xenon:
// router
module router #(
    parameter AXIS_DATA_WIDTH = 40,
    parameter ID_WIDTH = 4,
    parameter CHANNEL_NUMBER = 5,
    parameter BUFFER_LENGTH = 8,
    parameter MAX_ROUTERS_X = 4,
    parameter MAX_ROUTERS_X_WIDTH
    = $clog2(MAX_ROUTERS_X),
    parameter MAX_ROUTERS_Y = 4,
    parameter MAX_ROUTERS_Y_WIDTH
    = $clog2(MAX_ROUTERS_Y),
    parameter ROUTER_X = 1,
    parameter ROUTER_Y = 2,
    parameter STRB_WIDTH = AXIS_DATA_WIDTH/8
)(
    input  clk_i, rst_n_i,
    input  logic [CHANNEL_NUMBER*AXIS_DATA_WIDTH-1:0] in_tdata_i,
    input  logic [CHANNEL_NUMBER*STRB_WIDTH-1:0]      in_tstrb_i,
    input  logic [CHANNEL_NUMBER*STRB_WIDTH-1:0]      in_tkeep_i,
    input  logic [CHANNEL_NUMBER-1:0]                 in_tlast_i,
    input  logic [CHANNEL_NUMBER*ID_WIDTH-1:0]        in_tid_i,
    input  logic [CHANNEL_NUMBER-1:0]                 in_tvalid_i,
    output logic [CHANNEL_NUMBER-1:0]                 in_tready_o,
    output logic [CHANNEL_NUMBER*AXIS_DATA_WIDTH-1:0] out_tdata_o,
    output logic [CHANNEL_NUMBER*STRB_WIDTH-1:0]      out_tstrb_o,
    output logic [CHANNEL_NUMBER*STRB_WIDTH-1:0]      out_tkeep_o,
    output logic [CHANNEL_NUMBER-1:0]                 out_tlast_o,
    output logic [CHANNEL_NUMBER*ID_WIDTH-1:0]        out_tid_o,
    output logic [CHANNEL_NUMBER-1:0]                 out_tvalid_o,
    input  logic [CHANNEL_NUMBER-1:0]                 out_tready_i
);
clock: 4.11 ns
lec_check: 0
cap_margin: 20
core_aspect_ratio: 1.54
core_margin: 2
core_utilization: 70
cts_cluster_size: 41
place_density_lb_addon: 0.0
setup_slack_margin: 1.21
slew_margin: 20
tns_end_percent: 5
run.sh (not shown) runs the stock make flow with config.mk's settings and CLKGATE_MAP_FILE=.
In xenon the implementation ran to completion but is not tape-out ready, as the final checks report negative setup slack.
### xenon -> amber
==> flow/config.mk <==
export PLATFORM = sky130hd
export DESIGN_NAME = router
export DESIGN_NICKNAME = router
export VERILOG_FILES = /design/flow/design.v
export SDC_FILE = /design/flow/constraint.sdc
export NUM_CORES = 4
export LEC_CHECK = 0
export ABC_AREA = 1
export CAP_MARGIN = 20
export CORE_ASPECT_RATIO = 1.26
export CORE_MARGIN = 2
export CORE_UTILIZATION = 72
export CTS_CLUSTER_DIAMETER = 394
export CTS_CLUSTER_SIZE = 18
export PLACE_DENSITY = 0.6
export SLEW_MARGIN = 20
==> comparison <==
No crash in amber: every stage finished, but the layout fails its final checks due to negative setup slack.
Taking xenon over amber, the die width ratio works out to 0.907.
Compare xenon and amber | quantity of gates resized following cts higher: xenon
[compare] base=xenon new=amber: sequential share of layout area decreased 1.9 points, utilization now larger, clock-pin slew of the registers on the worst-case setup and hold paths shows no meaningful change, area of the die lost 0.41%, max-slew headroom at the worst pin shows a reduction of 7.7 points.
Worst hold slack, xenon and amber, lower one = xenon.
Shortest clock period the worst path allows after layout: higher on xenon
#### Input delta (sierra over amber)
==> flow/config.mk <==
export PLATFORM = sky130hd
export DESIGN_NAME = router
export DESIGN_NICKNAME = router
export VERILOG_FILES = /design/flow/design.v
export SDC_FILE = /design/flow/constraint.sdc
export NUM_CORES = 4
export LEC_CHECK = 0
export CAP_MARGIN = 20
export CORE_MARGIN = 2
export CORE_UTILIZATION = 69
export CTS_CLUSTER_SIZE = 41
export SETUP_SLACK_MARGIN = 0.93
export SLEW_MARGIN = 20
==> comparison <==
- Main combinational cell family by area after synthesis = multiplexers: sierra; main combinational cell family by area after synthesis = AND-OR/OR-AND gates: amber
- amber → sierra: chip area from the yosys synthesis statistics now sits lower; number of CTS-inserted buffers went up; worst-case hold slack dropped 0.029 ns; logic area -about 6.4%.
- The flow completed for sierra, but it is not clean: the layout still shows negative setup slack.
Modified inputs, harbor compared to sierra
-- flow/config.mk --
<<< sierra, line 8
export CAP_MARGIN = 20
export CORE_MARGIN = 2
export CORE_UTILIZATION = 69
export CTS_CLUSTER_SIZE = 41
export SETUP_SLACK_MARGIN = 0.93
export SLEW_MARGIN = 20
>>> harbor, line 8
export CAP_MARGIN = 20
export CORE_MARGIN = 2
export CORE_UTILIZATION = 66
export PLACE_DENSITY = 0.6
export SLEW_MARGIN = 20
==> flow/constraint.sdc <==
create_clock -name core_clock -period 5.83 [get_ports {clk_i}]
set_input_delay 1.1660 -clock core_clock [delete_from_list [all_inputs] [get_ports {clk_i}]]
set_output_delay 1.1660 -clock core_clock [all_outputs]
set_load 0.01 [all_outputs]
## What came out
The flow for harbor finished, though final verification flagged negative setup slack.
On clock buffer and inverter area fraction after layout, sierra and harbor are neck and neck.
sierra was larger in final cell area than harbor.
Delta (harbor minus sierra): worst hold slack picked up an extra 0.30 ns, met1 usage lost 5.5 points, number of antenna diodes lost 35%.

========
## before
Starting RTL as in the previous note.
clock: 4.23 ns
lec_check: 0
cap_margin: 20
core_margin: 2
core_utilization: 69
cts_cluster_size: 31
place_density: 0.6
slew_margin: 20
Every stage of before finished as expected; the final checks, on the other hand, flagged setup timing, which means the layout fails.
Setup changes, before to after
# before
export LEC_CHECK = 0
export CAP_MARGIN = 20
export CORE_MARGIN = 2
export CORE_UTILIZATION = 69
export CTS_CLUSTER_SIZE = 31
export PLACE_DENSITY = 0.6
export SLEW_MARGIN = 20
create_clock -name core_clock -period 4.23 [get_ports {clk_i}]
# after
export LEC_CHECK = 0
export CAP_MARGIN = 20
export CORE_MARGIN = 2
export CORE_UTILIZATION = 45
export PLACE_DENSITY = 0.6
export SLEW_MARGIN = 20
create_clock -name core_clock -period 7.5 [get_ports {clk_i}]
- Status | before and after | clean except before
- before finished every stage; the final checks, however, were not passed, the failures being setup timing.
- Of before and after, the higher total via count after detailed routing belongs to before.
- before -> after: clock buffer count from CTS increased by a little under 10%
- Between after and before, it is after whose clock network area share is higher, by 0.99 points.
- NOTE: HPWL after detailed placement in after falls short of that of before
- Compared with before, after ends up with a smaller final cell area.
- before → after: relative max-transition margin now larger, layout multi-input combinational cell count comparable.

========
== alpha ==
Starting RTL as in the previous note.
clock: 7.4 ns
lec_check: 0
cap_margin: 20
core_margin: 2
core_utilization: 45
place_density: 0.6
slew_margin: 20
diff inputs: alpha => beta
# alpha
export LEC_CHECK = 0
export CAP_MARGIN = 20
export CORE_MARGIN = 2
export CORE_UTILIZATION = 45
export PLACE_DENSITY = 0.6
export SLEW_MARGIN = 20
create_clock -name core_clock -period 7.4 [get_ports {clk_i}]
# beta
export LEC_CHECK = 0
export CAP_MARGIN = 20
export CORE_MARGIN = 2
export CORE_UTILIZATION = 66
export SETUP_SLACK_MARGIN = 1.63
export SLEW_MARGIN = 20
create_clock -name core_clock -period 6.5 [get_ports {clk_i}]
==> comparison <==
Ran to the end and failed final checks on setup timing: beta.
Relative to alpha, horizontal die dimension decreased by 17% in beta.
Per the comparison of beta with alpha, number of well-tap cells placed went down, setup slack after layout went down.
alpha → beta: first-iteration DRC count rose 2088; global-route usage rose 13 points; total number of vias rose 6.8%; non-clock buffer count rose 226.

========
== run A ==
Starting RTL as in the previous note.
export LEC_CHECK = 0
export CAP_MARGIN = 5
export CELL_PAD_IN_SITES_DETAIL_PLACEMENT = 0
export CORE_MARGIN = 2
export CORE_UTILIZATION = 72
export CTS_CLUSTER_DIAMETER = 389
export CTS_CLUSTER_SIZE = 28
export HOLD_SLACK_MARGIN = 0.3
export MAX_ROUTING_LAYER = met5
export PLACE_DENSITY_LB_ADDON = 0.0
export SETUP_SLACK_MARGIN = 0.39
export SLEW_MARGIN = 20
export TNS_END_PERCENT = 20
create_clock -name core_clock -period 4.47 [get_ports {clk_i}]
Run A did not finish; a tool error ended it in clock tree synthesis (4_1_cts).
Relative to run A, the following input files were edited for run B:
# run A
export LEC_CHECK = 0
export CAP_MARGIN = 5
export CELL_PAD_IN_SITES_DETAIL_PLACEMENT = 0
export CORE_MARGIN = 2
export CORE_UTILIZATION = 72
export CTS_CLUSTER_DIAMETER = 389
export CTS_CLUSTER_SIZE = 28
export HOLD_SLACK_MARGIN = 0.3
export MAX_ROUTING_LAYER = met5
export PLACE_DENSITY_LB_ADDON = 0.0
export SETUP_SLACK_MARGIN = 0.39
export SLEW_MARGIN = 20
export TNS_END_PERCENT = 20
create_clock -name core_clock -period 4.47 [get_ports {clk_i}]
# run B
export LEC_CHECK = 0
export CAP_MARGIN = 20
export CORE_MARGIN = 2
export CORE_UTILIZATION = 72
export MAX_ROUTING_LAYER = met4
export PLACE_DENSITY = 0.6
export SLEW_MARGIN = 20
create_clock -name core_clock -period 4.78 [get_ports {clk_i}]
Not one of run A and run B finished clean. Run A failed in clock tree synthesis (4_1_cts) with DPL-0033. Status: run B FAILED at global routing (5_1_grt) (tool error). For total placed cells including tap cells, run B and run A come out practically identical. Run B against run A; half-perimeter wire length after detailed placement is up by a few percent. Comparing run A and run B, the higher total placed instance area was measured on run A.
Relative to run B, the following input files were edited for run C:
# run B
export LEC_CHECK = 0
export CAP_MARGIN = 20
export CORE_MARGIN = 2
export CORE_UTILIZATION = 72
export MAX_ROUTING_LAYER = met4
export PLACE_DENSITY = 0.6
export SLEW_MARGIN = 20
create_clock -name core_clock -period 4.78 [get_ports {clk_i}]
# run C
export LEC_CHECK = 0
export ABC_AREA = 1
export CAP_MARGIN = 20
export CORE_MARGIN = 2
export CORE_UTILIZATION = 72
export PLACE_DENSITY = 0.6
export SLEW_MARGIN = 20
create_clock -name core_clock -period 6.3 [get_ports {clk_i}]
Findings:
Run C finished all stages; however, its layout fails the closing checks, the failures being negative setup slack. Run B -> run C: number of nets at floorplan increased by more than half. Going from run B to run C, worst setup slack before clock tree synthesis grows by 1.03 ns. [compare] base=run B new=run C: level count of the clock H-tree roughly the same, die size higher, simple-gate area share of the yosys netlist higher. Delta (run C minus run B): number of buffers added by the clock tree synthesis step shrank by 0.93%; number of input and output port buffers inserted did not really move; post-synthesis instance area shows an increase of 2300 µm²; last weighted congestion value of the routability-driven placer decreased by 3.3% relative to the old numbers; area figure in the yosys stat output saw an increase. Compared with run B, run C shows post-placement cell count higher by 2543.
Here is what was changed in the inputs of run D compared with run C.
# run C
export LEC_CHECK = 0
export ABC_AREA = 1
export CAP_MARGIN = 20
export CORE_MARGIN = 2
export CORE_UTILIZATION = 72
export PLACE_DENSITY = 0.6
export SLEW_MARGIN = 20
create_clock -name core_clock -period 6.3 [get_ports {clk_i}]
# run D
export LEC_CHECK = 0
export ABC_AREA = 1
export CAP_MARGIN = 20
export CORE_MARGIN = 2
export CORE_UTILIZATION = 72
export CTS_CLUSTER_DIAMETER = 394
export PLACE_DENSITY = 0.6
export SLEW_MARGIN = 20
create_clock -name core_clock -period 4.44 [get_ports {clk_i}]
==> results <==
- STATUS run=run D STAGES=ALL_DONE FINAL_CHECKS=FAILED CAUSE=negative setup slack
- In run C the implementation ran to completion but is not tape-out ready, as the final checks report negative setup slack.
- Compared with run C, run D shows number of non-clock inverters that has gone down slightly.
- Count of buffers not belonging to the clock network in the layout (run D / run C): 1.6
- Re weighted congestion at the end of routability-driven global placement: run D is 1.1% up on run C.
- Number of placed cells counting well taps ended up about 5% higher on run D than on run C.
- The run showing the greater detail-routed via count per cell is run D.
- Comparing run C and run D, wire length is higher on run D.
- Per the comparison of run D with run C, post-route standard cell area excluding fillers rose 6.7%; worst hold slack fell 0.33 ns.
--- input diff run D..run E ---
# run D
export LEC_CHECK = 0
export ABC_AREA = 1
export CAP_MARGIN = 20
export CORE_MARGIN = 2
export CORE_UTILIZATION = 72
export CTS_CLUSTER_DIAMETER = 394
export PLACE_DENSITY = 0.6
export SLEW_MARGIN = 20
create_clock -name core_clock -period 4.44 [get_ports {clk_i}]
# run E
export LEC_CHECK = 0
export CAP_MARGIN = 20
export CORE_MARGIN = 2
export CORE_UTILIZATION = 70
export CTS_CLUSTER_SIZE = 41
export SETUP_SLACK_MARGIN = 0.45
export SLEW_MARGIN = 20
create_clock -name core_clock -period 4.11 [get_ports {clk_i}]
Notes after the runs:
The flow for run E finished, though final verification flagged negative setup slack.
Largest net degree at the start of global routing went down by more than a quarter going from run D to run E.
On fill cell instance count of the final layout: between run E and run D, it ends up higher for run D.
In the reports for run E and run D, the larger via count belongs to run D.
The number of search-and-repair iterations in the first detailed-routing pass reported for run E is smaller than that of run D by 1.
Going from run D to run E, relative slew slack moved up, final tally of setup violations moved up, count of clock-buffer cells in the layout moved down.
Run D → run E: share of the cycle needed by the critical path after routing rose by 16 points, cell depth of the worst flop-to-flop path saw a decrease.
Looking at end of the critical path, the out_tdata_o[164] result is from run D; the out_tdata_o[186] one comes from run E.
For run F, these inputs were changed with respect to run E:
# run E
export LEC_CHECK = 0
export CAP_MARGIN = 20
export CORE_MARGIN = 2
export CORE_UTILIZATION = 70
export CTS_CLUSTER_SIZE = 41
export SETUP_SLACK_MARGIN = 0.45
export SLEW_MARGIN = 20
create_clock -name core_clock -period 4.11 [get_ports {clk_i}]
# run F
export LEC_CHECK = 0
export CAP_MARGIN = 20
export CORE_MARGIN = 2
export CORE_UTILIZATION = 70
export CTS_CLUSTER_SIZE = 41
export PLACE_DENSITY_LB_ADDON = 0.0
export SETUP_SLACK_MARGIN = 1.21
export SLEW_MARGIN = 20
create_clock -name core_clock -period 4.11 [get_ports {clk_i}]
Findings:
Summary: with run E as the reference, non-clock buffer total of the final layout in run F moved down by a little under 10%.
The maximum clock frequency of run F is higher than that of run E.
Taking run E as the reference, in run F total of cells resized after clock tree synthesis lost 30; multi-input gate area in the final layout shows an increase of about 0.5%; post-detailed-route wirelength per cell decreased by about 7% relative to the old numbers.
On via count, the higher figure sits with run E, not run F.
Layout checks on run F: not met. Flow itself completed; violations: negative setup slack.

========
router again, from the RTL that the note above started with.
## router
module router #(
    parameter AXIS_DATA_WIDTH = 40,
    parameter ID_WIDTH = 4,
    parameter CHANNEL_NUMBER = 5,
    parameter BUFFER_LENGTH = 8,
    parameter MAX_ROUTERS_X = 4,
    parameter MAX_ROUTERS_X_WIDTH
    = $clog2(MAX_ROUTERS_X),
    parameter MAX_ROUTERS_Y = 4,
    parameter MAX_ROUTERS_Y_WIDTH
    = $clog2(MAX_ROUTERS_Y),
    parameter ROUTER_X = 1,
    parameter ROUTER_Y = 2,
    parameter STRB_WIDTH = AXIS_DATA_WIDTH/8
)(
    input  clk_i, rst_n_i,
    input  logic [CHANNEL_NUMBER*AXIS_DATA_WIDTH-1:0] in_tdata_i,
    input  logic [CHANNEL_NUMBER*STRB_WIDTH-1:0]      in_tstrb_i,
    input  logic [CHANNEL_NUMBER*STRB_WIDTH-1:0]      in_tkeep_i,
    input  logic [CHANNEL_NUMBER-1:0]                 in_tlast_i,
    input  logic [CHANNEL_NUMBER*ID_WIDTH-1:0]        in_tid_i,
    input  logic [CHANNEL_NUMBER-1:0]                 in_tvalid_i,
    output logic [CHANNEL_NUMBER-1:0]                 in_tready_o,
    output logic [CHANNEL_NUMBER*AXIS_DATA_WIDTH-1:0] out_tdata_o,
    output logic [CHANNEL_NUMBER*STRB_WIDTH-1:0]      out_tstrb_o,
    output logic [CHANNEL_NUMBER*STRB_WIDTH-1:0]      out_tkeep_o,
    output logic [CHANNEL_NUMBER-1:0]                 out_tlast_o,
    output logic [CHANNEL_NUMBER*ID_WIDTH-1:0]        out_tid_o,
    output logic [CHANNEL_NUMBER-1:0]                 out_tvalid_o,
    input  logic [CHANNEL_NUMBER-1:0]                 out_tready_i
);
==> flow/config.mk <==
export PLATFORM = sky130hd
export DESIGN_NAME = router
export DESIGN_NICKNAME = router
export VERILOG_FILES = /design/flow/design.v
export SDC_FILE = /design/flow/constraint.sdc
export NUM_CORES = 4
export LEC_CHECK = 0
export CAP_MARGIN = 40
export CORE_MARGIN = 2
export CORE_UTILIZATION = 66
export MAX_ROUTING_LAYER = met4
export PLACE_DENSITY = 0.6
export SLEW_MARGIN = 20
==> flow/constraint.sdc <==
create_clock -name core_clock -period 4.75 [get_ports {clk_i}]
set_input_delay 0.9500 -clock core_clock [delete_from_list [all_inputs] [get_ports {clk_i}]]
set_output_delay 0.9500 -clock core_clock [all_outputs]
set_load 0.01 [all_outputs]
The baseline completed and failed the layout checks on negative setup slack.
Next try:
CAP_MARGIN = 5   (was 40)
CORE_UTILIZATION = 72   (was 66)
CTS_CLUSTER_DIAMETER = 29   (was unset)
PLACE_DENSITY = unset   (was 0.6)
SETUP_SLACK_MARGIN = 0.24   (was unset)
clock period = 3.92 ns   (was 4.75 ns; I/O delays follow)
With this change the flow aborted during clock tree synthesis (4_1_cts).
Die size shrinks by a little under a tenth.
Synthesized area is unchanged.
Synthesized cell count is unchanged.
Next try:
CAP_MARGIN = 20   (was 5)
CORE_UTILIZATION = 66   (was 72)
CTS_CLUSTER_DIAMETER = unset   (was 29)
PLACE_DENSITY = 0.6   (was unset)
SETUP_SLACK_MARGIN = unset   (was 0.24)
TNS_END_PERCENT = 5   (was unset)
clock period = 4.75 ns   (was 3.92 ns; I/O delays follow)
After rerunning:
- The changed run finished but failed the layout checks on negative setup slack
- synthesized area stays the same
- die size grows by 9.0%
- synthesized cell count is unchanged
Next try:
ABC_AREA = 1   (was unset)
CORE_ASPECT_RATIO = 1.26   (was unset)
CORE_UTILIZATION = 72   (was 66)
CTS_CLUSTER_DIAMETER = 394   (was unset)
CTS_CLUSTER_SIZE = 18   (was unset)
SETUP_SLACK_MARGIN = 1.13   (was unset)
clock period = 4.11 ns   (was 4.75 ns; I/O delays follow)
The new run finished but fails on negative setup slack.
Setup slack gets worse by 0.26 ns.
Worst hold slack loses 0.38 ns.
Routed wire length goes up by 24%.
Final cell count increases by 35%.
Die size drops by 6.0%.
Global-route usage increases by 10 points.
Register-to-register slack got worse by 0.63 ns.
